$ cat design/flow/run.sh
#!/bin/bash
# the make line also repeats each setting of config.mk as NAME=value (left out here)
make -C /OpenROAD-flow-scripts/flow DESIGN_CONFIG=/design/flow/config.mk WORK_HOME=/design/flow/orfs CLKGATE_MAP_FILE= finish
$ cat design/flow/config.mk
export PLATFORM = sky130hd
export DESIGN_NAME = router_top
export DESIGN_NICKNAME = router_top
export VERILOG_FILES = /design/flow/design.v
export SDC_FILE = /design/flow/constraint.sdc
export NUM_CORES = 4
export LEC_CHECK = 0
export CAP_MARGIN = 20
export CELL_PAD_IN_SITES_GLOBAL_PLACEMENT = 0
export CORE_MARGIN = 2
export CORE_UTILIZATION = 70
export CTS_CLUSTER_DIAMETER = 34
export CTS_CLUSTER_SIZE = 44
export GPL_TIMING_DRIVEN = 1
export MIN_ROUTING_LAYER = met1
export SETUP_SLACK_MARGIN = 0.02
export SLEW_MARGIN = 20
export TNS_END_PERCENT = 95
$ cat design/flow/constraint.sdc
create_clock -name core_clock -period 1.98 [get_ports {clock}]
set_input_delay 0.3960 -clock core_clock [delete_from_list [all_inputs] [get_ports {clock}]]
set_output_delay 0.3960 -clock core_clock [all_outputs]
set_load 0.01 [all_outputs]
$ cat design/flow/design.v
module router_top (
    input clock,
    input resetn,
    input packet_valid,
    input [7:0] data_in,
    input read_enb_0, read_enb_1, read_enb_2,
    output [7:0] data_out_0, data_out_1, data_out_2,
    output vld_out_0, vld_out_1, vld_out_2,
    output err,
    output busy
);
    wire [7:0] dout;
    wire [2:0] write_enb;
    wire [2:0] soft_reset;
    wire write_enb_reg;
    wire [2:0] read_enb;
    wire [2:0] empty;
    wire [2:0] full;
    wire lfd_state;
    wire detect_add;
    wire ld_state;
    wire laf_state;
    wire full_state;
    wire fifo_full;
    wire rst_int_reg;
    wire parity_done;
    wire low_packet_valid;
    assign read_enb = {read_enb_2, read_enb_1, read_enb_0};
    router_fsm FSM (.clock(clock), .resetn(resetn), .packet_valid(packet_valid), .data_in(data_in), .parity_done(parity_done), .soft_reset_0(soft_reset[0]), .soft_reset_1(soft_reset[1]), .soft_reset_2(soft_reset[2]), .fifo_full(fifo_full), .low_packet_valid(low_packet_valid), .fifo_empty_0(empty[0]), .fifo_empty_1(empty[1]), .fifo_empty_2(empty[2]), .detect_add(detect_add), .ld_state(ld_state), .laf_state(laf_state), .lfd_state(lfd_state), .full_state(full_state), .write_enb_reg(write_enb_reg), .rst_int_reg(rst_int_reg), .busy(busy));
    router_register REG (.clock(clock), .resetn(resetn), .packet_valid(packet_valid), .data_in(data_in), .fifo_full(fifo_full), .detect_add(detect_add), .ld_state(ld_state), .laf_state(laf_state), .full_state(full_state), .lfd_state(lfd_state), .rst_int_reg(rst_int_reg), .err(err), .parity_done(parity_done), .low_packet_valid(low_packet_valid), .dout(dout));
    router_sync SYNC (.clock(clock), .resetn(resetn), .data_in(data_in), .detect_add(detect_add), .write_enb_reg(write_enb_reg), .read_enb_0(read_enb_0), .read_enb_1(read_enb_1), .read_enb_2(read_enb_2), .write_enb(write_enb), .fifo_full(fifo_full), .full_0(full[0]), .full_1(full[1]), .full_2(full[2]), .empty_0(empty[0]), .empty_1(empty[1]), .empty_2(empty[2]), .soft_reset_0(soft_reset[0]), .soft_reset_1(soft_reset[1]), .soft_reset_2(soft_reset[2]), .vld_out_0(vld_out_0), .vld_out_1(vld_out_1), .vld_out_2(vld_out_2));
    router_fifo FIFO0 (.clock(clock), .resetn(resetn), .soft_reset(soft_reset[0]), .write_enb(write_enb[0]), .read_enb(read_enb[0]), .data_in({lfd_state, dout}), .lfd_state(lfd_state), .full(full[0]), .empty(empty[0]), .data_out(data_out_0));
    router_fifo FIFO1 (.clock(clock), .resetn(resetn), .soft_reset(soft_reset[1]), .write_enb(write_enb[1]), .read_enb(read_enb[1]), .data_in({lfd_state, dout}), .lfd_state(lfd_state), .full(full[1]), .empty(empty[1]), .data_out(data_out_1));
    router_fifo FIFO2 (.clock(clock), .resetn(resetn), .soft_reset(soft_reset[2]), .write_enb(write_enb[2]), .read_enb(read_enb[2]), .data_in({lfd_state, dout}), .lfd_state(lfd_state), .full(full[2]), .empty(empty[2]), .data_out(data_out_2));
endmodule
module router_fsm (
    input clock, resetn,
    input packet_valid,
    input [7:0] data_in,
    input fifo_full, fifo_empty_0, fifo_empty_1, fifo_empty_2,
    input soft_reset_0, soft_reset_1, soft_reset_2,
    input parity_done, low_packet_valid,
    output reg detect_add, ld_state, laf_state, lfd_state, full_state,
    output reg write_enb_reg, rst_int_reg, busy
);
    parameter DECODE_ADDRESS = 3'b000,
              LOAD_FIRST_DATA = 3'b001,
              LOAD_DATA = 3'b010,
              LOAD_PARITY = 3'b011,
              FIFO_FULL_STATE = 3'b100,
              LOAD_AFTER_FULL = 3'b101,
              DECODE_ADDRESS_WAIT = 3'b110,
              CHECK_PARITY_ERROR = 3'b111;
    reg [2:0] state, next_state;
    reg [1:0] addr;
    always @(posedge clock) begin
        if (~resetn)
            state <= DECODE_ADDRESS;
        else if ((soft_reset_0 && addr == 2'b00) ||
                 (soft_reset_1 && addr == 2'b01) ||
                 (soft_reset_2 && addr == 2'b10))
            state <= DECODE_ADDRESS;
        else
            state <= next_state;
    end
    always @(posedge clock) begin
        if (~resetn)
            addr <= 2'b00;
        else if (detect_add)
            addr <= data_in[1:0];
    end
    always @(*) begin
        next_state = state;
        case (state)
            DECODE_ADDRESS: begin
                if ((packet_valid && (data_in[1:0] == 2'b00) && fifo_empty_0) ||
                    (packet_valid && (data_in[1:0] == 2'b01) && fifo_empty_1) ||
                    (packet_valid && (data_in[1:0] == 2'b10) && fifo_empty_2))
                    next_state = LOAD_FIRST_DATA;
                else if ((packet_valid && (data_in[1:0] == 2'b00) && ~fifo_empty_0) ||
                         (packet_valid && (data_in[1:0] == 2'b01) && ~fifo_empty_1) ||
                         (packet_valid && (data_in[1:0] == 2'b10) && ~fifo_empty_2))
                    next_state = DECODE_ADDRESS_WAIT;
            end
            DECODE_ADDRESS_WAIT: begin
                if ((addr == 2'b00 && fifo_empty_0) ||
                    (addr == 2'b01 && fifo_empty_1) ||
                    (addr == 2'b10 && fifo_empty_2))
                    next_state = LOAD_FIRST_DATA;
            end
            LOAD_FIRST_DATA: begin
                if (fifo_full)
                    next_state = FIFO_FULL_STATE;
                else
                    next_state = LOAD_DATA;
            end
            LOAD_DATA: begin
                if (fifo_full)
                    next_state = FIFO_FULL_STATE;
                else if (~packet_valid)
                    next_state = LOAD_PARITY;
            end
            LOAD_PARITY: begin
                next_state = CHECK_PARITY_ERROR;
            end
            FIFO_FULL_STATE: begin
                if (~fifo_full)
                    next_state = LOAD_AFTER_FULL;
            end
            LOAD_AFTER_FULL: begin
                if (~parity_done && low_packet_valid)
                    next_state = LOAD_PARITY;
                else if (~parity_done && ~low_packet_valid)
                    next_state = LOAD_DATA;
                else if (parity_done)
                    next_state = DECODE_ADDRESS;
            end
            CHECK_PARITY_ERROR: begin
                if (~fifo_full)
                    next_state = DECODE_ADDRESS;
                else
                    next_state = FIFO_FULL_STATE;
            end
        endcase
    end
    always @(*) begin
        detect_add = 0;
        ld_state = 0;
        laf_state = 0;
        lfd_state = 0;
        full_state = 0;
        write_enb_reg = 0;
        rst_int_reg = 0;
        busy = 0;
        case (state)
            DECODE_ADDRESS: begin
                detect_add = 1;
            end
            DECODE_ADDRESS_WAIT: begin
                detect_add = 1;
            end
            LOAD_FIRST_DATA: begin
                lfd_state = 1;
                busy = 1;
            end
            LOAD_DATA: begin
                ld_state = 1;
                write_enb_reg = 1;
                busy = 1;
            end
            LOAD_PARITY: begin
                busy = 1;
            end
            FIFO_FULL_STATE: begin
                full_state = 1;
                busy = 1;
            end
            LOAD_AFTER_FULL: begin
                laf_state = 1;
                busy = 1;
            end
            CHECK_PARITY_ERROR: begin
                rst_int_reg = 1;
                busy = 1;
            end
        endcase
    end
endmodule
module router_register (
    input clock, resetn, packet_valid,
    input [7:0] data_in,
    input fifo_full, detect_add, ld_state, laf_state, full_state, lfd_state, rst_int_reg,
    output reg err, parity_done, low_packet_valid,
    output reg [7:0] dout
);
    reg [7:0] hold_header_byte, fifo_full_header_byte, internal_parity, packet_parity_byte;
    reg [7:0] fifo_full_data_reg;  
    reg [5:0] count;  
    always @(posedge clock) begin
        if (~resetn)
            hold_header_byte <= 8'b0;
        else if (detect_add && packet_valid)
            hold_header_byte <= data_in;
    end
    always @(posedge clock) begin
        if (~resetn)
            fifo_full_header_byte <= 8'b0;
        else if (detect_add && packet_valid)
            fifo_full_header_byte <= data_in;
    end
    always @(posedge clock) begin
        if (~resetn)
            fifo_full_data_reg <= 8'b0;
        else if (ld_state && fifo_full)
            fifo_full_data_reg <= data_in;
    end
    always @(*) begin
        if (lfd_state)
            dout = hold_header_byte;
        else if (ld_state && ~fifo_full)
            dout = data_in;
        else if (ld_state && fifo_full)
            dout = fifo_full_data_reg;
        else if (laf_state)
            dout = fifo_full_header_byte;
        else
            dout = 8'b0;
    end
    always @(posedge clock) begin
        if (~resetn)
            internal_parity <= 8'b0;
        else if (detect_add)
            internal_parity <= 8'b0;
        else if (lfd_state && packet_valid)
            internal_parity <= internal_parity ^ hold_header_byte;
        else if (ld_state && packet_valid && ~full_state)
            internal_parity <= internal_parity ^ data_in;
    end
    always @(posedge clock) begin
        if (~resetn)
            packet_parity_byte <= 8'b0;
        else if (detect_add && packet_valid)
            packet_parity_byte <= 8'b0;
        else if ((ld_state && ~packet_valid) || (laf_state && ~packet_valid && ~parity_done))
            packet_parity_byte <= data_in;
    end
    always @(posedge clock) begin
        if (~resetn)
            count <= 6'b0;
        else if (detect_add)
            count <= data_in[7:2];  
        else if (ld_state && packet_valid)
            count <= count - 1;
    end
    always @(posedge clock) begin
        if (~resetn)
            low_packet_valid <= 0;
        else
            low_packet_valid <= ~packet_valid;
    end
    always @(posedge clock) begin
        if (~resetn)
            parity_done <= 0;
        else if (detect_add)
            parity_done <= 0;
        else if ((count == 0) && (ld_state || laf_state) && (~packet_valid))
            parity_done <= 1;
    end
    always @(posedge clock) begin
        if (~resetn)
            err <= 0;
        else if (rst_int_reg)
            err <= 0;
        else if (parity_done)
            err <= (internal_parity != packet_parity_byte);
    end
endmodule
module router_sync (
    input clock, resetn,
    input [7:0] data_in,
    input detect_add, write_enb_reg,
    input read_enb_0, read_enb_1, read_enb_2,
    input empty_0, empty_1, empty_2,
    input full_0, full_1, full_2,
    output reg [2:0] write_enb,
    output reg fifo_full,
    output reg vld_out_0, vld_out_1, vld_out_2,
    output reg soft_reset_0, soft_reset_1, soft_reset_2
);
    reg [1:0] internal_addr;
    reg [4:0] timer_0, timer_1, timer_2;  
    always @(posedge clock) begin
        if (~resetn)
            internal_addr <= 2'b0;
        else if (detect_add)
            internal_addr <= data_in[1:0];
    end
    always @(*) begin
        case (internal_addr)
            2'b00: write_enb = {2'b0, write_enb_reg};
            2'b01: write_enb = {1'b0, write_enb_reg, 1'b0};
            2'b10: write_enb = {write_enb_reg, 2'b0};
            default: write_enb = 3'b0;
        endcase
    end
    always @(*) begin
        case (internal_addr)
            2'b00: fifo_full = full_0;
            2'b01: fifo_full = full_1;
            2'b10: fifo_full = full_2;
            default: fifo_full = 0;
        endcase
    end
    always @(posedge clock) begin
        if (~resetn) begin
            vld_out_0 <= 0;
            timer_0 <= 0;
            soft_reset_0 <= 0;
        end else begin
            if (~empty_0)
                vld_out_0 <= 1;
            else
                vld_out_0 <= 0;
            if (vld_out_0 && ~read_enb_0)
                timer_0 <= timer_0 + 1;
            else
                timer_0 <= 0;
            if (timer_0 == 29) begin
                soft_reset_0 <= 1;
                vld_out_0 <= 0;
                timer_0 <= 0;
            end else
                soft_reset_0 <= 0;
        end
    end
    always @(posedge clock) begin
        if (~resetn) begin
            vld_out_1 <= 0;
            timer_1 <= 0;
            soft_reset_1 <= 0;
        end else begin
            if (~empty_1)
                vld_out_1 <= 1;
            else
                vld_out_1 <= 0;
            if (vld_out_1 && ~read_enb_1)
                timer_1 <= timer_1 + 1;
            else
                timer_1 <= 0;
            if (timer_1 == 29) begin
                soft_reset_1 <= 1;
                vld_out_1 <= 0;
                timer_1 <= 0;
            end else
                soft_reset_1 <= 0;
        end
    end
    always @(posedge clock) begin
        if (~resetn) begin
            vld_out_2 <= 0;
            timer_2 <= 0;
            soft_reset_2 <= 0;
        end else begin
            if (~empty_2)
                vld_out_2 <= 1;
            else
                vld_out_2 <= 0;
            if (vld_out_2 && ~read_enb_2)
                timer_2 <= timer_2 + 1;
            else
                timer_2 <= 0;
            if (timer_2 == 29) begin
                soft_reset_2 <= 1;
                vld_out_2 <= 0;
                timer_2 <= 0;
            end else
                soft_reset_2 <= 0;
        end
    end
endmodule
module router_fifo (
    input clock, resetn, soft_reset,
    input write_enb, read_enb, lfd_state,
    input [8:0] data_in,  
    output reg [7:0] data_out,  
    output reg full, empty
);
    reg [8:0] mem [15:0];  
    reg [3:0] wr_ptr, rd_ptr;  
    reg [4:0] count;  
    always @(posedge clock) begin
        if (~resetn || soft_reset)
            wr_ptr <= 0;
        else if (write_enb && ~full)
            wr_ptr <= wr_ptr + 1;
    end
    always @(posedge clock) begin
        if (~resetn || soft_reset)
            rd_ptr <= 0;
        else if (read_enb && ~empty)
            rd_ptr <= rd_ptr + 1;
    end
    always @(posedge clock) begin
        if (~resetn || soft_reset)
            count <= 0;
        else begin
            case ({write_enb & ~full, read_enb & ~empty})
                2'b10: count <= count + 1;
                2'b01: count <= count - 1;
                default: count <= count;
            endcase
        end
    end
    always @(*) begin
        full = (count == 16);
        empty = (count == 0);
    end
    always @(posedge clock) begin
        if (write_enb && ~full)
            mem[wr_ptr] <= data_in;
    end
    always @(posedge clock) begin
        if (~resetn)
            data_out <= 8'b0;
        else if (soft_reset)
            data_out <= 8'b0;
        else if (read_enb && ~empty)
            data_out <= mem[rd_ptr][7:0];
        else if (empty)
            data_out <= 8'b0;
    end
endmodule
==> results of run 1 <==
-- metrics by stage --
stage	hold WS, ns	power [W]	setup slack (ns)	utilization	setup TNS [ns]
after floorplan	0.3752	0.01683	-0.5881	-	-206.94
after global placement	0.3848	0.01907	-0.6871	0.7938	-135.25
after detailed placement	0.3851	0.01928	-0.7785	0.7938	-138.67
after CTS	0.4017	0.03360	-0.6405	0.9110	-165.82
-- repair_timing --
item                       CTS
pin swaps                   48
setup endpoints to repair  675
setup buffers               31
gates cloned                15
resized                     99
==> metrics.txt, run 1 <==
# HELP chip_impl_metric Flow report values
# TYPE chip_impl_metric gauge
chip_impl_metric{name="ys_cells",unit=""} 1322
chip_impl_info{name="flow.stopped_at",value="global routing (5_1_grt)"} 1
chip_impl_metric{name="placement_rows",unit=""} 63
chip_impl_info{name="common_cells",value="edfxtp_1 (384), nor2_1 (172), dfxtp_1 (149)"} 1
chip_impl_metric{name="edf_count",unit=""} 384
chip_impl_metric{name="seq_area_frac_synth",unit=""} 0.6815
chip_impl_info{name="synth.logic.top_family",value="multiplexers"} 1
chip_impl_metric{name="io-pin-count",unit=""} 43
chip_impl_metric{name="width_of_the_die",unit="µm"} 178.4
chip_impl_metric{name="cts_htree_levels",unit=""} 3
chip_impl_metric{name="yosysWarningCount",unit=""} 4
chip_impl_metric{name="synthMuxAreaShare",unit=""} 0.1499
chip_impl_metric{name="coreArea",unit="mm²"} 0.02980
chip_impl_metric{name="yosysTopAreaCellShare",unit=""} 0.5414
chip_impl_metric{name="synth_async_sr_flop_share",unit=""} 0
chip_impl_metric{name="numSynthFlops",unit=""} 533
chip_impl_metric{name="syn_nets",unit=""} 1373
chip_impl_metric{name="place_hpwl",unit="µm"} 29400
chip_impl_metric{name="yosys.stat.chipArea",unit="mm²"} 0.02130
chip_impl_info{name="area_leaders",value="edfxtp_1 (54%), dfxtp_1 (14%), mux4_2 (13%)"} 1
chip_impl_info{name="cts_root_buf",value="clkbuf_16"} 1
chip_impl_metric{name="synth.distinct_cells",unit=""} 54
chip_impl_metric{name="yosys.area_share.simple",unit=""} 0.07520
chip_impl_metric{name="place.gp.congestion",unit=""} 0.8765
chip_impl_metric{name="core_util_floorplan",unit=""} 0.7147
chip_impl_metric{name="synthAoiAreaFrac",unit=""} 0.02767
chip_impl_metric{name="post_synth_instance_area",unit="mm²"} 0.02130
chip_impl_metric{name="clock_sink_count",unit=""} 533
chip_impl_info{name="synth.largest_area_cell",value="edfxtp_1"} 1
chip_impl_metric{name="place_area",unit="mm²"} 0.02365
chip_impl_metric{name="cts_made_buffers",unit=""} 69
chip_impl_metric{name="fp.dieH",unit="µm"} 178.4
chip_impl_metric{name="post_cts_hold_buffer_count",unit=""} 0
chip_impl_info{name="run_status",value="stopped before the end"} 1
chip_impl_metric{name="placed_cells_incl_taps",unit=""} 1855
chip_impl_metric{name="die-area",unit="mm²"} 0.03184
chip_impl_metric{name="post_synth.cell_area_avg",unit="µm²"} 16.11
chip_impl_metric{name="synth_xor_xnor_area_share",unit=""} 0.02468
chip_impl_metric{name="postSynthCellCount",unit=""} 1322
chip_impl_metric{name="number_of_buffers_on_the_longest_clock_path",unit=""} 3
chip_impl_metric{name="port-buffer-count",unit=""} 42
chip_impl_info{name="flop_cell",value="edfxtp_1"} 1
chip_impl_info{name="most_common_cell",value="edfxtp_1"} 1
chip_impl_metric{name="synth_adder_area_share",unit=""} 0.02280
==> inputs of run 2 (changes only) <==
ABC_AREA = 0   (was unset)
CAP_MARGIN = 15   (was 20)
CELL_PAD_IN_SITES_GLOBAL_PLACEMENT = unset   (was 0)
CORE_UTILIZATION = 72   (was 70)
CTS_CLUSTER_DIAMETER = unset   (was 34)
CTS_CLUSTER_SIZE = 35   (was 44)
GPL_TIMING_DRIVEN = unset   (was 1)
HOLD_SLACK_MARGIN = 0.28   (was unset)
MIN_ROUTING_LAYER = unset   (was met1)
SETUP_SLACK_MARGIN = -0.13   (was 0.02)
TNS_END_PERCENT = unset   (was 95)
==> run 2 against run 1 <==
- now fails the layout checks on setup timing
- die area fell by 2.7%
- synthesized cell count did not move
- synthesized area did not move
==> metrics.txt, run 2 <==
# HELP chip_impl_metric Synthesis and place-and-route metrics
# TYPE chip_impl_metric gauge
chip_impl_metric{name="yosysWarningCount",unit=""} 4
chip_impl_metric{name="post_synth.cell_area_avg",unit="µm²"} 16.11
chip_impl_metric{name="die-area",unit="mm²"} 0.03097
chip_impl_metric{name="r2r_cells",unit=""} 11
chip_impl_metric{name="pwr-share-seq",unit=""} 0.427
chip_impl_metric{name="syn_nets",unit=""} 1373
chip_impl_metric{name="detail_route.wirelength.met1",unit="µm"} 20980
chip_impl_metric{name="synth_adder_area_share",unit=""} 0.02280
chip_impl_metric{name="fin_worst_skew",unit="ns"} 0.02074
chip_impl_info{name="critPathKind",value="flip-flop to flip-flop"} 1
chip_impl_info{name="critPathSlowestCell",value="or4_4"} 1
chip_impl_metric{name="port-buffer-count",unit=""} 42
chip_impl_metric{name="core_util_floorplan",unit=""} 0.7360
chip_impl_metric{name="drcViolationCount",unit=""} 0
chip_impl_info{name="timing.critical_path.cells",value="or4_4, nor2_4, nor2b_4, ha_4, buf_6, ha_4, a21o_1, a21oi_2, xnor2_2, or3_1, a21oi_2"} 1
chip_impl_metric{name="grt_usage",unit=""} 0.3921
chip_impl_metric{name="drv.max_cap_violation_count",unit=""} 0
chip_impl_metric{name="stage_log_warnings",unit=""} 43
chip_impl_metric{name="placement_rows",unit=""} 62
chip_impl_metric{name="power.sequential.total",unit="W"} 0.0133
chip_impl_metric{name="vias_per_cell",unit=""} 7.151
chip_impl_metric{name="synth.distinct_cells",unit=""} 54
chip_impl_metric{name="number_of_buffers_on_the_longest_clock_path",unit=""} 3
chip_impl_info{name="worstHoldPathType",value="flip-flop to flip-flop"} 1
chip_impl_info{name="flop_cell",value="edfxtp_1"} 1
chip_impl_metric{name="clk-insertion-delay-late",unit="ns"} 0.60
chip_impl_metric{name="combinational_power",unit="W"} 0.00746
chip_impl_info{name="regToRegEndpoint",value="FIFO0.count[4]$_SDFFE_PP0P_"} 1
chip_impl_metric{name="worst_path_buf_inv",unit=""} 1
chip_impl_metric{name="postSynthCellCount",unit=""} 1322
chip_impl_info{name="synth.logic.top_family",value="multiplexers"} 1
chip_impl_metric{name="drt_first_iter_violations",unit=""} 2440
chip_impl_metric{name="total_power",unit="W"} 0.03109
chip_impl_metric{name="routed-wl-met3",unit="µm"} 7392
chip_impl_metric{name="placed_cells_incl_taps",unit=""} 1848
chip_impl_info{name="synth.largest_area_cell",value="edfxtp_1"} 1
chip_impl_metric{name="place.gp.congestion",unit=""} 0.8604
chip_impl_info{name="failed_layout_checks",value="setup timing"} 1
chip_impl_metric{name="multiInputGateArea",unit="mm²"} 0.007038
chip_impl_info{name="rsz_0062_raised_after_global_routing",value="yes"} 1
chip_impl_metric{name="cts_htree_levels",unit=""} 2
chip_impl_metric{name="via_count",unit=""} 14180
chip_impl_metric{name="p_clk_frac",unit=""} 0.333
chip_impl_metric{name="grt_first_pass_wirelength",unit="µm"} 88580
chip_impl_metric{name="grt_pass1_vias",unit=""} 14070
chip_impl_metric{name="clock_transition_at_the_register_clock_pins_on_the_worst_setup_and_hold_paths_after_cts",unit="ns"} 0.07
chip_impl_metric{name="width_of_the_die",unit="µm"} 176.0
chip_impl_info{name="run_status",value="complete, but fails checks"} 1
chip_impl_metric{name="fmax",unit="GHz"} 0.3606
chip_impl_metric{name="maximum_fanout_along_the_worst_path",unit=""} 3
chip_impl_metric{name="cts_made_buffers",unit=""} 51
chip_impl_metric{name="coreArea",unit="mm²"} 0.02894
chip_impl_metric{name="layout_overhead_on_the_synthesized_area",unit="%"} 23.29
chip_impl_metric{name="power.density",unit="mW/mm²"} 1184
chip_impl_metric{name="met2_length",unit="µm"} 32660
chip_impl_info{name="cp-end-kind",value="flip-flop"} 1
chip_impl_info{name="most_common_cell",value="edfxtp_1"} 1
chip_impl_metric{name="drt_pass1_iterations",unit=""} 5
chip_impl_metric{name="fillers",unit=""} 857
chip_impl_metric{name="worst-endpoint-arrival",unit="ns"} 3.27
chip_impl_metric{name="synthMuxAreaShare",unit=""} 0.1499
chip_impl_metric{name="worst_slew_margin_rel",unit=""} 0.3891
chip_impl_metric{name="cellLeakagePower",unit="nW"} 9.040
chip_impl_metric{name="dp_slack",unit="ns"} -0.7457
chip_impl_metric{name="ir_worst_vdd",unit="mV"} 1.238
chip_impl_metric{name="synth_xor_xnor_area_share",unit=""} 0.02468
chip_impl_metric{name="numSynthFlops",unit=""} 533
chip_impl_metric{name="power_clock",unit="W"} 0.0104
chip_impl_metric{name="setup_slack",unit="ns"} -0.7931
chip_impl_metric{name="regArea",unit="mm²"} 0.01453
chip_impl_metric{name="grt_max_degree",unit=""} 49
chip_impl_metric{name="final.min_clock_period",unit="ns"} 2.773
chip_impl_metric{name="worst-endpoint-required",unit="ns"} 2.48
chip_impl_info{name="worst_hold_path.endpoint",value="REG.err$_SDFFE_PP0P_"} 1
chip_impl_info{name="area_leaders",value="edfxtp_1 (54%), dfxtp_1 (14%), mux4_2 (13%)"} 1
chip_impl_metric{name="route.antenna.remaining_nets",unit=""} 0
chip_impl_metric{name="worstMarginPinSlew",unit="ns"} 0.9094
chip_impl_metric{name="comb_power_share",unit=""} 0.240
chip_impl_metric{name="place_hpwl",unit="µm"} 28930
chip_impl_metric{name="final_cells",unit=""} 1983
chip_impl_metric{name="worst-path-stages",unit=""} 11
chip_impl_metric{name="sw_frac_of_total",unit=""} 0.2951
chip_impl_metric{name="io-pin-count",unit=""} 43
chip_impl_metric{name="clock_sink_count",unit=""} 533
chip_impl_metric{name="seq_area_frac_synth",unit=""} 0.6815
chip_impl_metric{name="yosys.stat.chipArea",unit="mm²"} 0.02130
chip_impl_info{name="dominant_power_group",value="registers"} 1
chip_impl_info{name="timing.critical_path.to",value="FIFO0.count[4]$_SDFFE_PP0P_"} 1
chip_impl_metric{name="finalHoldViolCount",unit=""} 0
chip_impl_metric{name="post_synth_instance_area",unit="mm²"} 0.02130
chip_impl_metric{name="final-max-slew-violation-count",unit=""} 0
chip_impl_metric{name="switching_power",unit="W"} 0.009174
chip_impl_info{name="cts_root_buf",value="clkbuf_16"} 1
chip_impl_metric{name="edf_count",unit=""} 384
chip_impl_metric{name="nets",unit=""} 1607
chip_impl_metric{name="synth_async_sr_flop_share",unit=""} 0
chip_impl_info{name="critical-path-top-delay-family",value="simple AND/OR/NAND/NOR gates"} 1
chip_impl_info{name="hp-start",value="FSM.rst_int_reg$_SDFF_PN0_"} 1
chip_impl_metric{name="layout.core_utilization",unit=""} 0.9074
chip_impl_info{name="crit_path_launch_type",value="flip-flop"} 1
chip_impl_metric{name="antenna_found_initial",unit=""} 0
chip_impl_metric{name="detail_route.wl_per_cell",unit="µm"} 33.15
chip_impl_metric{name="fin_tns_setup",unit="ns"} -202.03
chip_impl_metric{name="grt_remaining_overflow",unit=""} 0
chip_impl_info{name="tritoncts",value="built"} 1
chip_impl_metric{name="delay_of_the_slowest_cell_on_the_worst_path",unit="ns"} 0.59
chip_impl_metric{name="min_delay_path_depth",unit=""} 1
chip_impl_metric{name="fp.dieH",unit="µm"} 176.0
chip_impl_metric{name="cell_internal_pwr",unit="W"} 0.02192
chip_impl_info{name="critical_path.startpoint",value="FIFO0.count[0]$_SDFFE_PP0P_"} 1
chip_impl_metric{name="rrSetupSlack",unit="ns"} -0.79
chip_impl_metric{name="diodes",unit=""} 0
chip_impl_info{name="dr.max_layer_used",value="met4"} 1
chip_impl_metric{name="yosysTopAreaCellShare",unit=""} 0.5414
chip_impl_info{name="common_cells",value="edfxtp_1 (384), nor2_1 (172), dfxtp_1 (149)"} 1
chip_impl_metric{name="ys_cells",unit=""} 1322
chip_impl_metric{name="finalWirelength",unit="µm"} 65730
chip_impl_metric{name="finalSetupViolCount",unit=""} 817
chip_impl_metric{name="yosys.area_share.simple",unit=""} 0.07520
chip_impl_info{name="crit-reg2reg-launch",value="FIFO0.count[0]$_SDFFE_PP0P_"} 1
chip_impl_metric{name="synthAoiAreaFrac",unit=""} 0.02767
chip_impl_metric{name="timing.final.crit_share",unit=""} 1.401
## run 2: layout make-up
class,count,area share
timing repair buffer,248,0.09121
tap,384,0.01830
clock inverter,18,0.004193
inverter,28,0.004003
clock buffer,78,0.06076
multi-input combinational,694,0.2680
sequential,533,0.5535
## run 2: what timing repair did
action                     4_1_cts  5_1_grt
hold endpoints to repair         0        0
cloned                           0        6
setup endpoints to repair      509      682
gates resized                   44       69
pin swaps                       32       22
setup buffers                   24       21
hold buffers                     0        0
## run 2: per-layer routing
metal  global-route usage  vias to the layer above
met5                    0                        -
met3              0.06740                      342
met2               0.6696                     1394
li1                     -                     5486
met4               0.1921                        0
met1               0.4942                     6958
## run 2: stage by stage
stage / instance area [µm²] / hold slack, ns
6_report: 26260 / 0.3946
5_1_grt: 26260 / 0.3999
4_1_cts: 25730 / 0.3919
3_5_place_dp: 23640 / 0.3850
3_3_place_gp: 23640 / 0.3805
2_1_floorplan: 21450 / 0.3752
==> inputs of run 3 (changes only) <==
ABC_AREA = unset   (was 0)
CAP_MARGIN = 20   (was 15)
CORE_UTILIZATION = 66   (was 72)
CTS_CLUSTER_DIAMETER = 338   (was unset)
CTS_CLUSTER_SIZE = unset   (was 35)
HOLD_SLACK_MARGIN = -0.09   (was 0.28)
SETUP_SLACK_MARGIN = -0.32   (was -0.13)
TNS_END_PERCENT = 5   (was unset)
clock period = 4.63 ns   (was 1.98 ns; I/O delays follow)
==> run 3 against run 2 <==
- the run now finishes clean
- non-clock buffer count down 173
- count of clock-buffer cells in the layout fell by 12
- power is 62% lower
- via count decreased by 20%
- flip-flop count unchanged
- critical path depth unchanged
- utilization is 15 points lower
- sequential power decreased by 57%
- routed wire length decreased by 37%
- register-to-register slack improved by 2.1 ns
==> metrics.txt, run 3 <==
# HELP chip_impl_metric Synthesis and place-and-route metrics
# TYPE chip_impl_metric gauge
chip_impl_info{name="run_status",value="complete, no violations"} 1
chip_impl_metric{name="grt_remaining_overflow",unit=""} 0
chip_impl_metric{name="cts_made_buffers",unit=""} 52
chip_impl_metric{name="layout_overhead_on_the_synthesized_area",unit="%"} 12.74
chip_impl_metric{name="final-max-slew-violation-count",unit=""} 0
chip_impl_metric{name="power.density",unit="mW/mm²"} 494.2
chip_impl_metric{name="vias_per_cell",unit=""} 6.180
chip_impl_metric{name="nets",unit=""} 1435
chip_impl_metric{name="die-area",unit="mm²"} 0.03372
chip_impl_info{name="critPathSlowestCell",value="clkdlybuf4s50_1"} 1
chip_impl_metric{name="numSynthFlops",unit=""} 533
chip_impl_metric{name="cts_htree_levels",unit=""} 2
chip_impl_metric{name="regArea",unit="mm²"} 0.01452
chip_impl_info{name="critical-path-top-delay-family",value="buffers and inverters"} 1
chip_impl_metric{name="drv.max_cap_violation_count",unit=""} 0
chip_impl_metric{name="combinational_power",unit="W"} 0.00187
chip_impl_info{name="common_cells",value="edfxtp_1 (384), nor2_1 (172), dfxtp_1 (149)"} 1
chip_impl_metric{name="postCtsSetupBuffers",unit=""} 0
chip_impl_metric{name="synth_async_sr_flop_share",unit=""} 0
chip_impl_metric{name="postSynthCellCount",unit=""} 1322
chip_impl_metric{name="clock_transition_at_the_register_clock_pins_on_the_worst_setup_and_hold_paths_after_cts",unit="ns"} 0.06
chip_impl_metric{name="rrSetupSlack",unit="ns"} 1.33
chip_impl_metric{name="yosys.stat.chipArea",unit="mm²"} 0.02130
chip_impl_metric{name="grt_pass1_vias",unit=""} 11290
chip_impl_metric{name="r2r_cells",unit=""} 13
chip_impl_metric{name="synth_adder_area_share",unit=""} 0.02280
chip_impl_metric{name="synth_xor_xnor_area_share",unit=""} 0.02468
chip_impl_info{name="area_leaders",value="edfxtp_1 (54%), dfxtp_1 (14%), mux4_2 (13%)"} 1
chip_impl_metric{name="min_delay_path_depth",unit=""} 1
chip_impl_metric{name="fin_worst_skew",unit="ns"} 0.02299
chip_impl_metric{name="antenna_found_initial",unit=""} 0
chip_impl_metric{name="syn_nets",unit=""} 1373
chip_impl_metric{name="synthMuxAreaShare",unit=""} 0.1499
chip_impl_metric{name="synthAoiAreaFrac",unit=""} 0.02767
chip_impl_metric{name="yosysWarningCount",unit=""} 4
chip_impl_metric{name="final.min_clock_period",unit="ns"} 3.304
chip_impl_metric{name="power.sequential.total",unit="W"} 0.00577
chip_impl_metric{name="placement_rows",unit=""} 65
chip_impl_metric{name="route.antenna.remaining_nets",unit=""} 0
chip_impl_metric{name="number_of_buffers_on_the_longest_clock_path",unit=""} 3
chip_impl_metric{name="finalWirelength",unit="µm"} 41650
chip_impl_metric{name="fp.dieH",unit="µm"} 183.6
chip_impl_metric{name="worstMarginPinSlew",unit="ns"} 1.002
chip_impl_metric{name="sw_frac_of_total",unit=""} 0.2591
chip_impl_metric{name="yosys.area_share.simple",unit=""} 0.07520
chip_impl_metric{name="finalSetupViolCount",unit=""} 0
chip_impl_info{name="tritoncts",value="built"} 1
chip_impl_metric{name="worst_path_buf_inv",unit=""} 3
chip_impl_metric{name="post_cts_resized",unit=""} 0
chip_impl_metric{name="core_util_floorplan",unit=""} 0.6732
chip_impl_metric{name="detail_route.wl_per_cell",unit="µm"} 22.77
chip_impl_metric{name="edf_count",unit=""} 384
chip_impl_metric{name="switching_power",unit="W"} 0.003074
chip_impl_metric{name="yosysTopAreaCellShare",unit=""} 0.5414
chip_impl_metric{name="worst-endpoint-required",unit="ns"} 5.12
chip_impl_info{name="synth.logic.top_family",value="multiplexers"} 1
chip_impl_metric{name="worst_slew_margin_rel",unit=""} 0.3295
chip_impl_metric{name="post_synth_instance_area",unit="mm²"} 0.02130
chip_impl_metric{name="cellLeakagePower",unit="nW"} 7.970
chip_impl_metric{name="width_of_the_die",unit="µm"} 183.6
chip_impl_metric{name="fin_tns_setup",unit="ns"} 0
chip_impl_info{name="timing.critical_path.to",value="FIFO2.count[4]$_SDFFE_PP0P_"} 1
chip_impl_metric{name="final_cells",unit=""} 1829
chip_impl_metric{name="drcViolationCount",unit=""} 0
chip_impl_metric{name="fillers",unit=""} 1865
chip_impl_metric{name="via_count",unit=""} 11300
chip_impl_metric{name="grt_usage",unit=""} 0.2569
chip_impl_info{name="worstHoldPathType",value="flip-flop to flip-flop"} 1
chip_impl_metric{name="synth.distinct_cells",unit=""} 54
chip_impl_metric{name="ys_cells",unit=""} 1322
chip_impl_info{name="regToRegEndpoint",value="FIFO2.count[4]$_SDFFE_PP0P_"} 1
chip_impl_metric{name="finalHoldViolCount",unit=""} 0
chip_impl_info{name="crit-reg2reg-launch",value="SYNC.internal_addr[1]$_SDFFE_PN0P_"} 1
chip_impl_metric{name="maximum_fanout_along_the_worst_path",unit=""} 10
chip_impl_metric{name="grt_first_pass_wirelength",unit="µm"} 64880
chip_impl_info{name="critical_path.startpoint",value="read_enb_2"} 1
chip_impl_info{name="crit_path_launch_type",value="primary input"} 1
chip_impl_metric{name="grt_max_degree",unit=""} 49
chip_impl_metric{name="port-buffer-count",unit=""} 42
chip_impl_metric{name="clock_sink_count",unit=""} 533
chip_impl_metric{name="drt_first_iter_violations",unit=""} 803
chip_impl_metric{name="place.gp.congestion",unit=""} 0.8431
chip_impl_info{name="cp-end-kind",value="flip-flop"} 1
chip_impl_metric{name="drt_pass1_iterations",unit=""} 5
chip_impl_metric{name="multiInputGateArea",unit="mm²"} 0.006485
chip_impl_metric{name="power_clock",unit="W"} 0.00422
chip_impl_metric{name="worst-endpoint-arrival",unit="ns"} 3.79
chip_impl_metric{name="diodes",unit=""} 0
chip_impl_info{name="dominant_power_group",value="registers"} 1
chip_impl_metric{name="placed_cells_incl_taps",unit=""} 1732
chip_impl_info{name="worst_hold_path.endpoint",value="REG.err$_SDFFE_PP0P_"} 1
chip_impl_info{name="timing.critical_path.cells",value="clkdlybuf4s50_1, and2_1, ha_1, inv_1, fa_1, inv_1, a21o_1, a21oi_1, xnor2_1, or3_1, a21oi_1"} 1
chip_impl_info{name="flop_cell",value="edfxtp_1"} 1
chip_impl_metric{name="seq_area_frac_synth",unit=""} 0.6815
chip_impl_metric{name="timing.final.crit_share",unit=""} 0.7136
chip_impl_info{name="cts_root_buf",value="clkbuf_16"} 1
chip_impl_metric{name="post_cts_hold_buffer_count",unit=""} 0
chip_impl_metric{name="fmax",unit="GHz"} 0.3027
chip_impl_info{name="synth.largest_area_cell",value="edfxtp_1"} 1
chip_impl_metric{name="p_clk_frac",unit=""} 0.356
chip_impl_metric{name="post_synth.cell_area_avg",unit="µm²"} 16.11
chip_impl_metric{name="worst-path-stages",unit=""} 11
chip_impl_metric{name="pwr-share-seq",unit=""} 0.486
chip_impl_metric{name="cell_internal_pwr",unit="W"} 0.008793
chip_impl_metric{name="ir_worst_vdd",unit="mV"} 0.3621
chip_impl_info{name="rsz_0062_raised_after_global_routing",value="no"} 1
chip_impl_info{name="hp-start",value="FSM.rst_int_reg$_SDFF_PN0_"} 1
chip_impl_metric{name="delay_of_the_slowest_cell_on_the_worst_path",unit="ns"} 0.80
chip_impl_info{name="critPathKind",value="primary input to flip-flop"} 1
chip_impl_metric{name="stage_log_warnings",unit=""} 40
chip_impl_info{name="most_common_cell",value="edfxtp_1"} 1
chip_impl_metric{name="coreArea",unit="mm²"} 0.03164
chip_impl_metric{name="place_hpwl",unit="µm"} 25770
chip_impl_metric{name="io-pin-count",unit=""} 43
chip_impl_metric{name="total_power",unit="W"} 0.01187
chip_impl_metric{name="clk-insertion-delay-late",unit="ns"} 0.58
chip_impl_metric{name="layout.core_utilization",unit=""} 0.7589
chip_impl_metric{name="comb_power_share",unit=""} 0.158
-- run 3: routing by layer --
metal / GRT usage / vias up / wire (µm)
met5: 0 / - / 0
met4: 0.06880 / 0 / 941
met3: 0.04061 / 77 / 2216
met2: 0.4196 / 350 / 20360
met1: 0.3685 / 5742 / 18140
li1: - / 5134 / -
-- run 3: metrics by stage --
stage / setup WS (ns) / hold WS (ns) / area (µm²)
floorplan: 0.6305 / 0.3752 / 21300
global placement: 0.8786 / 0.3823 / 22280
detailed placement: 0.7966 / 0.3806 / 22280
CTS: 1.346 / 0.3898 / 24010
global route: 0.9777 / 0.3995 / 24010
finish: 1.326 / 0.3904 / 24010
-- run 3: area by class of cell --
cell class,count,area share
Tap cell,402,0.02095
Clock buffer,66,0.05935
Sequential cell,533,0.6047
Clock inverter,31,0.01271
Inverter,28,0.004377
Timing Repair Buffer,75,0.02783
Multi-Input combinational cell,694,0.2701
==> inputs of run 4 (changes only) <==
CAP_MARGIN = 40   (was 20)
CELL_PAD_IN_SITES_GLOBAL_PLACEMENT = 0   (was unset)
CORE_MARGIN = 7   (was 2)
CORE_UTILIZATION = 19   (was 66)
CTS_CLUSTER_DIAMETER = 249   (was 338)
GPL_ROUTABILITY_DRIVEN = 0   (was unset)
GPL_TIMING_DRIVEN = 1   (was unset)
HOLD_SLACK_MARGIN = unset   (was -0.09)
MIN_ROUTING_LAYER = met2   (was unset)
PLACE_DENSITY_LB_ADDON = 0.07   (was unset)
SETUP_SLACK_MARGIN = -0.2   (was -0.32)
SLEW_MARGIN = 5   (was 20)
TNS_END_PERCENT = 75   (was 5)
clock period = 3.35 ns   (was 4.63 ns; I/O delays follow)
==> run 4 against run 3 <==
- highest routed layer is now met5
- worst setup slack got worse by 1.0 ns
- synthesized cell count unchanged
- largest power group unchanged
- non-clock buffer count increased by 65
- routed wire length increased by 47%
- still clean
==> metrics.txt, run 4 <==
# HELP chip_impl_metric Synthesis and place-and-route metrics
# TYPE chip_impl_metric gauge
chip_impl_info{name="flop_cell",value="edfxtp_1"} 1
chip_impl_metric{name="finalSetupViolCount",unit=""} 0
chip_impl_info{name="dominant_power_group",value="registers"} 1
chip_impl_metric{name="sw_frac_of_total",unit=""} 0.2795
chip_impl_info{name="hp-start",value="FSM.rst_int_reg$_SDFF_PN0_"} 1
chip_impl_metric{name="rrSetupSlack",unit="ns"} 0.28
chip_impl_metric{name="fmax",unit="GHz"} 0.3259
chip_impl_metric{name="min_delay_path_depth",unit=""} 1
chip_impl_info{name="regToRegEndpoint",value="FIFO1.count[4]$_SDFFE_PP0P_"} 1
chip_impl_metric{name="synth_xor_xnor_area_share",unit=""} 0.02468
chip_impl_info{name="tritoncts",value="built"} 1
chip_impl_info{name="worstHoldPathType",value="flip-flop to flip-flop"} 1
chip_impl_metric{name="p_clk_frac",unit=""} 0.401
chip_impl_metric{name="finalWirelength",unit="µm"} 61250
chip_impl_metric{name="port-buffer-count",unit=""} 42
chip_impl_metric{name="power.sequential.total",unit="W"} 0.00784
chip_impl_metric{name="final.min_clock_period",unit="ns"} 3.068
chip_impl_metric{name="via_count",unit=""} 15090
chip_impl_metric{name="antenna_found_initial",unit=""} 0
chip_impl_metric{name="postSynthCellCount",unit=""} 1322
chip_impl_metric{name="synth_async_sr_flop_share",unit=""} 0
chip_impl_metric{name="yosysWarningCount",unit=""} 4
chip_impl_metric{name="worst-path-stages",unit=""} 10
chip_impl_metric{name="clock_sink_count",unit=""} 533
chip_impl_metric{name="final_cells",unit=""} 3012
chip_impl_metric{name="cts_made_buffers",unit=""} 70
chip_impl_metric{name="synthAoiAreaFrac",unit=""} 0.02767
chip_impl_metric{name="r2r_cells",unit=""} 10
chip_impl_metric{name="detail_route.wl_per_cell",unit="µm"} 20.33
chip_impl_info{name="critical_path.startpoint",value="FIFO1.count[0]$_SDFFE_PP0P_"} 1
chip_impl_metric{name="die-area",unit="mm²"} 0.1217
chip_impl_metric{name="number_of_buffers_on_the_longest_clock_path",unit=""} 3
chip_impl_info{name="most_common_cell",value="edfxtp_1"} 1
chip_impl_metric{name="worst-endpoint-required",unit="ns"} 3.89
chip_impl_metric{name="ys_cells",unit=""} 1322
chip_impl_metric{name="timing.final.crit_share",unit=""} 0.9158
chip_impl_metric{name="layout_overhead_on_the_synthesized_area",unit="%"} 24.43
chip_impl_info{name="run_status",value="complete, no violations"} 1
chip_impl_metric{name="drt_pass1_iterations",unit=""} 5
chip_impl_info{name="critPathSlowestCell",value="or4_4"} 1
chip_impl_info{name="cts_root_buf",value="clkbuf_16"} 1
chip_impl_metric{name="io-pin-count",unit=""} 43
chip_impl_metric{name="synth_adder_area_share",unit=""} 0.02280
chip_impl_info{name="synth.largest_area_cell",value="edfxtp_1"} 1
chip_impl_metric{name="coreArea",unit="mm²"} 0.1110
chip_impl_metric{name="pwr-share-seq",unit=""} 0.424
chip_impl_metric{name="cts_htree_levels",unit=""} 3
chip_impl_metric{name="yosys.stat.chipArea",unit="mm²"} 0.02130
chip_impl_metric{name="layout.core_utilization",unit=""} 0.2388
chip_impl_metric{name="yosysTopAreaCellShare",unit=""} 0.5414
chip_impl_metric{name="worst_slew_margin_rel",unit=""} 0.4663
chip_impl_metric{name="final-max-slew-violation-count",unit=""} 0
chip_impl_info{name="cp-end-kind",value="flip-flop"} 1
chip_impl_metric{name="place_hpwl",unit="µm"} 38750
chip_impl_metric{name="worstMarginPinSlew",unit="ns"} 0.8005
chip_impl_metric{name="ir_worst_vdd",unit="mV"} 0.3028
chip_impl_metric{name="route.antenna.remaining_nets",unit=""} 0
chip_impl_info{name="timing.critical_path.to",value="FIFO1.count[4]$_SDFFE_PP0P_"} 1
chip_impl_info{name="synth.logic.top_family",value="multiplexers"} 1
chip_impl_metric{name="placed_cells_incl_taps",unit=""} 2882
chip_impl_metric{name="maximum_fanout_along_the_worst_path",unit=""} 5
chip_impl_metric{name="post_cts_hold_buffer_count",unit=""} 0
chip_impl_metric{name="stage_log_warnings",unit=""} 38
chip_impl_metric{name="edf_count",unit=""} 384
chip_impl_metric{name="fin_tns_setup",unit="ns"} 0
chip_impl_metric{name="syn_nets",unit=""} 1373
chip_impl_metric{name="comb_power_share",unit=""} 0.175
chip_impl_metric{name="switching_power",unit="W"} 0.005166
chip_impl_metric{name="post_synth.cell_area_avg",unit="µm²"} 16.11
chip_impl_metric{name="yosys.area_share.simple",unit=""} 0.07520
chip_impl_metric{name="worst-endpoint-arrival",unit="ns"} 3.61
chip_impl_metric{name="fin_worst_skew",unit="ns"} 0.02111
chip_impl_metric{name="synth.distinct_cells",unit=""} 54
chip_impl_metric{name="nets",unit=""} 1518
chip_impl_metric{name="delay_of_the_slowest_cell_on_the_worst_path",unit="ns"} 0.59
chip_impl_metric{name="drt_first_iter_violations",unit=""} 1408
chip_impl_info{name="rsz_0062_raised_after_global_routing",value="no"} 1
chip_impl_metric{name="synthMuxAreaShare",unit=""} 0.1499
chip_impl_metric{name="fp.dieH",unit="µm"} 348.8
chip_impl_metric{name="core_util_floorplan",unit=""} 0.1919
chip_impl_metric{name="post_cts_resized",unit=""} 0
chip_impl_metric{name="numSynthFlops",unit=""} 533
chip_impl_metric{name="post_synth_instance_area",unit="mm²"} 0.02130
chip_impl_metric{name="worst_path_buf_inv",unit=""} 0
chip_impl_metric{name="cell_internal_pwr",unit="W"} 0.01332
chip_impl_metric{name="postCtsSetupBuffers",unit=""} 0
chip_impl_info{name="critPathKind",value="flip-flop to flip-flop"} 1
chip_impl_metric{name="power_clock",unit="W"} 0.00741
chip_impl_metric{name="grt_remaining_overflow",unit=""} 0
chip_impl_metric{name="clk-insertion-delay-late",unit="ns"} 0.62
chip_impl_info{name="crit_path_launch_type",value="flip-flop"} 1
chip_impl_metric{name="power.density",unit="mW/mm²"} 697.5
chip_impl_info{name="area_leaders",value="edfxtp_1 (54%), dfxtp_1 (14%), mux4_2 (13%)"} 1
chip_impl_metric{name="fillers",unit=""} 11540
chip_impl_metric{name="vias_per_cell",unit=""} 5.010
chip_impl_metric{name="drcViolationCount",unit=""} 0
chip_impl_metric{name="width_of_the_die",unit="µm"} 348.8
chip_impl_info{name="worst_hold_path.endpoint",value="REG.err$_SDFFE_PP0P_"} 1
chip_impl_metric{name="grt_pass1_vias",unit=""} 18200
chip_impl_metric{name="cellLeakagePower",unit="nW"} 8.607
chip_impl_metric{name="grt_first_pass_wirelength",unit="µm"} 88300
chip_impl_metric{name="placement_rows",unit=""} 122
chip_impl_metric{name="grt_usage",unit=""} 0.1494
chip_impl_info{name="critPathMostFrequentCell",value="a21oi_1"} 1
chip_impl_info{name="timing.critical_path.cells",value="or4_4, nor2_1, nor2b_1, ha_1, fa_1, a21o_1, a21oi_1, xor2_1, or3_1, a21oi_1"} 1
chip_impl_metric{name="combinational_power",unit="W"} 0.00323
chip_impl_metric{name="grt_max_degree",unit=""} 49
chip_impl_metric{name="seq_area_frac_synth",unit=""} 0.6815
chip_impl_metric{name="clock_transition_at_the_register_clock_pins_on_the_worst_setup_and_hold_paths_after_cts",unit="ns"} 0.06
chip_impl_metric{name="drv.max_cap_violation_count",unit=""} 0
chip_impl_metric{name="finalHoldViolCount",unit=""} 0
chip_impl_info{name="crit-reg2reg-launch",value="FIFO1.count[0]$_SDFFE_PP0P_"} 1
chip_impl_info{name="critical-path-top-delay-family",value="simple AND/OR/NAND/NOR gates"} 1
chip_impl_info{name="common_cells",value="edfxtp_1 (384), nor2_1 (172), dfxtp_1 (149)"} 1
## run 4: metal layers
| layer | share of wire | GRT usage | wire [µm] |
|---|---|---|---|
| met1 | 0 | - | 0 |
| met2 | 0.53 | 0.1707 | 32240 |
| met3 | 0.44 | 0.2167 | 27150 |
| met4 | 0.029 | 0.03169 | 1770 |
| met5 | 0.0013 | 0.004800 | 80 |
## run 4: cell type report
class                      instances  area (µm²)  area share
sequential                       533       14520      0.5478
multi-input combinational        694        6485      0.2447
clock buffer                     105        2024     0.07639
tap                             1488        1862     0.07026
timing repair buffer             140        1289     0.04863
clock inverter                    23       215.2    0.008121
inverter                          28       105.1    0.003966
antenna                            1       2.502  0.00009443
## run 4: metrics by stage
step	worst slack, ns	hold WS, ns	instance area, µm²	power (W)
floorplan	0.1731	0.3752	21300	0.009864
global placement	0.1794	0.3860	24210	0.01127
detailed placement	0.2574	0.3813	24240	0.01129
CTS	0.3084	0.3903	26480	0.01885
global route	0.04875	0.4277	26500	0.01948
finish	0.2819	0.3891	26500	0.01848
==> inputs of run 5 (changes only) <==
ABC_AREA = 1   (was unset)
CAP_MARGIN = 20   (was 40)
CELL_PAD_IN_SITES_DETAIL_PLACEMENT = 2   (was unset)
CELL_PAD_IN_SITES_GLOBAL_PLACEMENT = 2   (was 0)
CORE_MARGIN = 10   (was 7)
CORE_UTILIZATION = 32   (was 19)
CTS_CLUSTER_DIAMETER = unset   (was 249)
CTS_CLUSTER_SIZE = 96   (was unset)
GPL_TIMING_DRIVEN = unset   (was 1)
HOLD_SLACK_MARGIN = 0.26   (was unset)
MIN_ROUTING_LAYER = unset   (was met2)
PLACE_DENSITY_LB_ADDON = 0.09   (was 0.07)
SETUP_SLACK_MARGIN = unset   (was -0.2)
TNS_END_PERCENT = 5   (was 75)
clock period = 2.95 ns   (was 3.35 ns; I/O delays follow)
==> run 5 against run 4 <==
- clock power about the same
- register-to-register slack worse by 0.06 ns
- worst setup slack got worse by 0.055 ns
- routed wire length rose by 7.5%
- cell count up 3.8%
- clock skew grew 0.016 ns
- sequential power increased by 25%
- utilization grew 15 points
- flip-flop count is the same
- count of clock-buffer cells in the layout fell by 24
- critical path depth is 3 higher
- largest cell class unchanged
- highest routed layer is now met4
==> metrics.txt, run 5 <==
# HELP chip_impl_metric Synthesis and place-and-route metrics
# TYPE chip_impl_metric gauge
chip_impl_metric{name="stage_log_warnings",unit=""} 39
chip_impl_metric{name="port-buffer-count",unit=""} 42
chip_impl_metric{name="vias_per_cell",unit=""} 4.922
chip_impl_metric{name="yosys.area_share.simple",unit=""} 0.09709
chip_impl_metric{name="worstMarginPinSlew",unit="ns"} 0.8724
chip_impl_info{name="tritoncts",value="built"} 1
chip_impl_metric{name="drcViolationCount",unit=""} 0
chip_impl_metric{name="grt_max_degree",unit=""} 51
chip_impl_metric{name="detail_route.wl_per_cell",unit="µm"} 21.06
chip_impl_info{name="crit_path_launch_type",value="flip-flop"} 1
chip_impl_metric{name="final_cells",unit=""} 3126
chip_impl_metric{name="sw_frac_of_total",unit=""} 0.3505
chip_impl_info{name="cp-end-kind",value="flip-flop"} 1
chip_impl_info{name="crit-reg2reg-launch",value="FIFO1.count[2]$_SDFFE_PP0P_"} 1
chip_impl_metric{name="worst_path_buf_inv",unit=""} 2
chip_impl_metric{name="layout_overhead_on_the_synthesized_area",unit="%"} 19.32
chip_impl_metric{name="switching_power",unit="W"} 0.008641
chip_impl_info{name="critPathSlowestCell",value="fa_1"} 1
chip_impl_metric{name="post_synth_instance_area",unit="mm²"} 0.02228
chip_impl_metric{name="fillers",unit=""} 7176
chip_impl_info{name="synth.logic.top_family",value="AND-OR/OR-AND gates"} 1
chip_impl_metric{name="placement_rows",unit=""} 96
chip_impl_metric{name="grt_remaining_overflow",unit=""} 0
chip_impl_info{name="common_cells",value="edfxtp_1 (384), o21ai_0 (242), nand2_1 (221)"} 1
chip_impl_metric{name="coreArea",unit="mm²"} 0.06883
chip_impl_info{name="dominant_power_group",value="registers"} 1
chip_impl_info{name="most_common_cell",value="edfxtp_1"} 1
chip_impl_metric{name="power.density",unit="mW/mm²"} 927.2
chip_impl_metric{name="worst-endpoint-arrival",unit="ns"} 3.28
chip_impl_metric{name="finalSetupViolCount",unit=""} 0
chip_impl_metric{name="yosysWarningCount",unit=""} 4
chip_impl_metric{name="clock_transition_at_the_register_clock_pins_on_the_worst_setup_and_hold_paths_after_cts",unit="ns"} 0.06
chip_impl_metric{name="grt_pass1_vias",unit=""} 16920
chip_impl_metric{name="yosysTopAreaCellShare",unit=""} 0.5175
chip_impl_metric{name="cts_htree_levels",unit=""} 2
chip_impl_info{name="flop_cell",value="edfxtp_1"} 1
chip_impl_metric{name="drt_pass1_iterations",unit=""} 5
chip_impl_info{name="critical_path.startpoint",value="FIFO1.count[2]$_SDFFE_PP0P_"} 1
chip_impl_metric{name="timing.final.crit_share",unit=""} 0.9231
chip_impl_metric{name="finalHoldViolCount",unit=""} 0
chip_impl_metric{name="dp_slack",unit="ns"} -0.1227
chip_impl_metric{name="setup_slack",unit="ns"} 0.2267
chip_impl_metric{name="ir_worst_vdd",unit="mV"} 0.4158
chip_impl_info{name="worstHoldPathType",value="flip-flop to flip-flop"} 1
chip_impl_metric{name="edf_count",unit=""} 384
chip_impl_metric{name="power_clock",unit="W"} 0.00738
chip_impl_metric{name="numSynthFlops",unit=""} 533
chip_impl_info{name="worst_hold_path.endpoint",value="FIFO0.data_out[4]$_SDFFE_PP0P_"} 1
chip_impl_info{name="critPathMostFrequentCell",value="a21oi_1"} 1
chip_impl_metric{name="cell_internal_pwr",unit="W"} 0.01601
chip_impl_metric{name="pwr-share-seq",unit=""} 0.397
chip_impl_metric{name="via_count",unit=""} 15390
chip_impl_metric{name="p_clk_frac",unit=""} 0.299
chip_impl_metric{name="post_synth.cell_area_avg",unit="µm²"} 11.10
chip_impl_info{name="run_status",value="complete, no violations"} 1
chip_impl_info{name="cts_root_buf",value="clkbuf_16"} 1
chip_impl_metric{name="fp.dieH",unit="µm"} 283.9
chip_impl_info{name="area_leaders",value="edfxtp_1 (52%), dfxtp_1 (13%), o21ai_0 (5.4%)"} 1
chip_impl_info{name="critical-path-top-delay-family",value="AND-OR/OR-AND gates"} 1
chip_impl_info{name="synth.largest_area_cell",value="edfxtp_1"} 1
chip_impl_metric{name="min_delay_path_depth",unit=""} 2
chip_impl_info{name="critPathKind",value="flip-flop to flip-flop"} 1
chip_impl_metric{name="synth_async_sr_flop_share",unit=""} 0
chip_impl_metric{name="syn_nets",unit=""} 2059
chip_impl_metric{name="r2r_cells",unit=""} 13
chip_impl_metric{name="maximum_fanout_along_the_worst_path",unit=""} 5
chip_impl_metric{name="diodes",unit=""} 0
chip_impl_metric{name="synth_adder_area_share",unit=""} 0.02179
chip_impl_metric{name="fmax",unit="GHz"} 0.3672
chip_impl_metric{name="finalWirelength",unit="µm"} 65830
chip_impl_metric{name="place_hpwl",unit="µm"} 45210
chip_impl_metric{name="drv.max_cap_violation_count",unit=""} 0
chip_impl_metric{name="fin_worst_skew",unit="ns"} 0.03662
chip_impl_metric{name="antenna_found_initial",unit=""} 0
chip_impl_metric{name="drt_first_iter_violations",unit=""} 768
chip_impl_metric{name="clock_sink_count",unit=""} 533
chip_impl_metric{name="post_cts_hold_buffer_count",unit=""} 0
chip_impl_metric{name="ys_cells",unit=""} 2008
chip_impl_metric{name="synth.distinct_cells",unit=""} 45
chip_impl_metric{name="route.antenna.remaining_nets",unit=""} 0
chip_impl_info{name="regToRegEndpoint",value="FIFO1.count[4]$_SDFFE_PP0P_"} 1
chip_impl_info{name="hp-start",value="FIFO0.data_out[4]$_SDFFE_PP0P_"} 1
chip_impl_metric{name="synthAoiAreaFrac",unit=""} 0.1221
chip_impl_metric{name="clk-insertion-delay-late",unit="ns"} 0.64
chip_impl_metric{name="worst-endpoint-required",unit="ns"} 3.51
chip_impl_metric{name="grt_usage",unit=""} 0.1616
chip_impl_info{name="rsz_0062_raised_after_global_routing",value="no"} 1
chip_impl_metric{name="worst_slew_margin_rel",unit=""} 0.4177
chip_impl_metric{name="io-pin-count",unit=""} 43
chip_impl_metric{name="die-area",unit="mm²"} 0.08059
chip_impl_info{name="timing.critical_path.to",value="FIFO1.count[4]$_SDFFE_PP0P_"} 1
chip_impl_metric{name="synth_xor_xnor_area_share",unit=""} 0.009433
chip_impl_metric{name="combinational_power",unit="W"} 0.00748
chip_impl_metric{name="delay_of_the_slowest_cell_on_the_worst_path",unit="ns"} 0.46
chip_impl_metric{name="rrSetupSlack",unit="ns"} 0.23
chip_impl_info{name="timing.critical_path.cells",value="nor2_1, nand3_1, nand2_1, inv_1, ha_1, fa_1, a21o_1, a21oi_1, inv_1, a21oi_1, o21ai_0, a21oi_1, o21a_1"} 1
chip_impl_metric{name="seq_area_frac_synth",unit=""} 0.6514
chip_impl_metric{name="worst-path-stages",unit=""} 13
chip_impl_metric{name="core_util_floorplan",unit=""} 0.3238
chip_impl_metric{name="comb_power_share",unit=""} 0.304
chip_impl_metric{name="synthMuxAreaShare",unit=""} 0.04312
chip_impl_metric{name="postSynthCellCount",unit=""} 2008
chip_impl_metric{name="width_of_the_die",unit="µm"} 283.9
chip_impl_metric{name="number_of_buffers_on_the_longest_clock_path",unit=""} 3
chip_impl_metric{name="grt_first_pass_wirelength",unit="µm"} 102500
chip_impl_metric{name="placed_cells_incl_taps",unit=""} 3012
chip_impl_metric{name="nets",unit=""} 2194
chip_impl_metric{name="power.sequential.total",unit="W"} 0.00979
chip_impl_metric{name="final.min_clock_period",unit="ns"} 2.723
chip_impl_metric{name="layout.core_utilization",unit=""} 0.3863
chip_impl_metric{name="yosys.stat.chipArea",unit="mm²"} 0.02228
chip_impl_metric{name="final-max-slew-violation-count",unit=""} 0
chip_impl_metric{name="cts_made_buffers",unit=""} 60
chip_impl_metric{name="cellLeakagePower",unit="nW"} 9.655
-- run 5: what timing repair did --
action,CTS,global route
setup buffers,0,0
endpoints found under the setup margin,0,3
hold endpoints to repair,0,0
resized,0,4
-- run 5: metrics by stage --
step	cell area, µm²	setup TNS (ns)	hold WS, ns	power (W)
5_1_grt	26590	0	0.4976	0.02622
6_report	26590	0	0.4675	0.02465
2_1_floorplan	22280	-45.04	0.4334	0.01416
3_3_place_gp	24630	-0.03463	0.4488	0.01732
3_5_place_dp	24630	-0.1325	0.4590	0.01763
4_1_cts	26580	0	0.4735	0.02511
-- run 5: layout make-up --
class	count	area [µm²]	area share
inverters	225	844.6	0.03176
clock buffers	81	1659	0.06240
repair buffers	157	1471	0.05534
multi-input cells	1166	6638	0.2496
well taps	931	1165	0.04381
clock inverters	33	285.3	0.01073
flip-flops and latches	533	14530	0.5463
-- run 5: layer usage --
metal / routed length [µm] / track usage / vias to the layer above / part of all wire
li1: - / - / 7304 / -
met1: 30450 / 0.2106 / 7858 / 0.46
met2: 32570 / 0.2811 / 141 / 0.49
met3: 1544 / 0.01961 / 83 / 0.023
met4: 1257 / 0.03910 / 0 / 0.019
met5: 0 / 0 / - / 0
Power figures rest on the tool's default switching activity, not on a simulated workload.
